== run 1 ==
==> flow/design.v <==
module counter_1000(clk,rst,clkout,statechange);
input clk,rst;
output clkout;
output [1:0] statechange;
reg clkout;
reg [9:0] flag1;
reg [1:0] statechange;
always @(posedge clk) 
begin   
    if(rst)
        begin
            flag1<=0;
            clkout<=1'b1;
        end
	else if(flag1<500) 
		begin
			flag1<=flag1+1;
			clkout<=1'b1;
		end 
	else if(flag1<1000)
		begin
			flag1<=flag1+1;
			clkout<=1'b0;
        end
    else if(flag1==1000)
        begin
            flag1<=0;
            clkout<=1'b1;
		end
end
always @(posedge clk)
begin 
    if(rst)
        statechange <= 0;
    else if(flag1==1000)
    begin
        if(statechange<3)
            statechange <= statechange + 1;
        else
            statechange <= 0;
    end
end
endmodule
module TrigSignal(clk_1m,rst,trig);
input clk_1m,rst;
output trig;
reg trig;
reg [16:0]flag1;
always @(posedge clk_1m) 
begin   
    if(rst)
        begin
            flag1<=0;
            trig<=1'b0;
        end
	else if(flag1<15) 
		begin
			flag1<=flag1+1;
			trig<=1'b1;
		end 
	else if(flag1<100000)
		begin
			flag1<=flag1+1;
			trig<=1'b0;
        end
    else if(flag1==100000)
        begin
            flag1<=0;
            trig<=1'b0;
		end
end
endmodule 
module PosCounter(clk_1m,rst,echo,dis_count);
input clk_1m,rst,echo;
output [19:0] dis_count;
reg [19:0] dis_count;
reg [19:0] count;
reg [19:0] countfinal;
always@(posedge clk_1m)
begin 
    if(rst)
    begin
        dis_count <= 0;
        count <= 0;
        countfinal <= 0;
    end
    else if(echo == 1'b1)
    begin
        count <= count+1;
        countfinal <= count;
    end
    else 
    begin
        dis_count <= countfinal *120 >> 6;
        count <= 0;
    end
end 
endmodule  
module Showdigit(in,LED_activating_counter,out1,out2);
input [19:0] in;
input [1:0] LED_activating_counter;
output reg [6:0] out1;
output reg [3:0] out2;
reg [3:0] outnumber;
always @(*)
begin
    case(LED_activating_counter)
    2'b00: 
    begin
        out2 = 4'b0111; 
        outnumber = (in / 10000)%10; 
    end
    2'b01: 
    begin
        out2 = 4'b1011; 
        outnumber = (in / 1000)%10; 
    end
    2'b10: 
    begin
        out2 = 4'b1101; 
        outnumber = ((in / 100)%10); 
    end
    2'b11: 
    begin
        out2 = 4'b1110; 
        outnumber = ((in / 10)%10); 
    end
    default: begin out2 = 4'b1111; outnumber = 4'b0000; end
    endcase
end
always@(*)
begin
    case(outnumber)
    4'b0000: out1 = 7'b0000001;  
    4'b0001: out1 = 7'b1001111;  
    4'b0010: out1 = 7'b0010010;  
    4'b0011: out1 = 7'b0000110;  
    4'b0100: out1 = 7'b1001100;  
    4'b0101: out1 = 7'b0100100;  
    4'b0110: out1 = 7'b0100000;  
    4'b0111: out1 = 7'b0001111;  
    4'b1000: out1 = 7'b0000000;  
    4'b1001: out1 = 7'b0000100;  
    default: out1 = 7'b0000001;  
    endcase
end
endmodule  
module Top(clk, rst, Trig, Echo, distance, sel);
input clk, rst, Echo;
output Trig;
output [6:0] distance;
output [3:0] sel;
wire [19:0] dis;
wire [1:0] state;
wire clk_1k;
counter_1000 u3(.clk(clk), .rst(rst), .clkout(clk_1k), .statechange(state));
TrigSignal u1(.clk_1m(clk), .rst(rst), .trig(Trig));
PosCounter u2(.clk_1m(clk), .rst(rst), .echo(Echo), .dis_count(dis));
Showdigit u4(.in(dis),.LED_activating_counter(state),.out1(distance[6:0]),.out2(sel[3:0]));
endmodule  
clock: 293.0 ns
lec_check: 0
cap_margin: 20
core_margin: 2
core_utilization: 40
place_density: 0.6
slew_margin: 20
run.sh (not shown) runs the stock make flow with config.mk's settings and CLKGATE_MAP_FILE=.
#### Input delta (run 2 over run 1)
diff --git a/flow/config.mk b/flow/config.mk
--- a/flow/config.mk
+++ b/flow/config.mk
@@ -7,0 +8 @@
+export ABC_AREA = 1
@@ -10,2 +11,3 @@
-export CORE_UTILIZATION = 40
-export PLACE_DENSITY = 0.6
+export CORE_UTILIZATION = 72
+export CTS_CLUSTER_SIZE = 13
+export PLACE_DENSITY_LB_ADDON = 0.23
==> flow/constraint.sdc <==
create_clock -name core_clock -period 163.0 [get_ports {clk}]
set_input_delay 32.6000 -clock core_clock [delete_from_list [all_inputs] [get_ports {clk}]]
set_output_delay 32.6000 -clock core_clock [all_outputs]
set_load 0.01 [all_outputs]
==> results <==
Compared with run 1, in run 2 post-route cell area grew by 3400 um^2, routed wire length shrank by about 4%. Summary of run 2 over run 1: worst-case setup slack after placement saw a decrease; detailed-router iteration count before antenna repair increased 4; number of DRC markers after the initial detailed-route iteration higher; routing usage on met3 +0.57 points.
--- input diff run 2..run 3 ---
diff --git a/flow/config.mk b/flow/config.mk
--- a/flow/config.mk
+++ b/flow/config.mk
@@ -9 +9 @@
-export CAP_MARGIN = 20
+export CAP_MARGIN = 35
@@ -11,0 +12 @@
+export CTS_CLUSTER_DIAMETER = 191
@@ -13,2 +14,2 @@
-export PLACE_DENSITY_LB_ADDON = 0.23
-export SLEW_MARGIN = 20
+export PLACE_DENSITY_LB_ADDON = 0.28
+export SLEW_MARGIN = 35
Results
Status: fraction of area in registers parity (run 2, run 3). The detailed-routed wire length on met2 number comes out higher for run 3 vs run 2. Diff run 2 -> run 3: number of cells in the finished layout apart from fillers about even, number of flip-flops and latches about even, first-iteration DRC count rose 9. [compare] base=run 2 new=run 3: area of all placed cells without fillers held steady; clock-buffer cell count comparable.
Relative to run 3, the following input files were edited for run 4:
diff --git a/flow/config.mk b/flow/config.mk
--- a/flow/config.mk
+++ b/flow/config.mk
@@ -12 +12 @@
-export CTS_CLUSTER_DIAMETER = 191
+export CTS_CLUSTER_DIAMETER = 322
@@ -14,2 +14,3 @@
-export PLACE_DENSITY_LB_ADDON = 0.28
-export SLEW_MARGIN = 35
+export HOLD_SLACK_MARGIN = 0.29
+export PLACE_DENSITY_LB_ADDON = 0.24
+export SLEW_MARGIN = 5
- Relative to run 3, the non-clock buffer count measured on run 4 has increased by a little under 10%.
- When the final numbers for run 3 and run 4 were put side by side, the cell depth of the worst setup path turned out to be smaller in run 4.
- Any difference in clock latency reported for the late side of the worst-skew pair between run 4 and run 3 is small enough to ignore.
- The lower slack of the critical path of run 3 and run 4 is in run 3.
- Worst hold slack was lower in run 4 than in run 3.
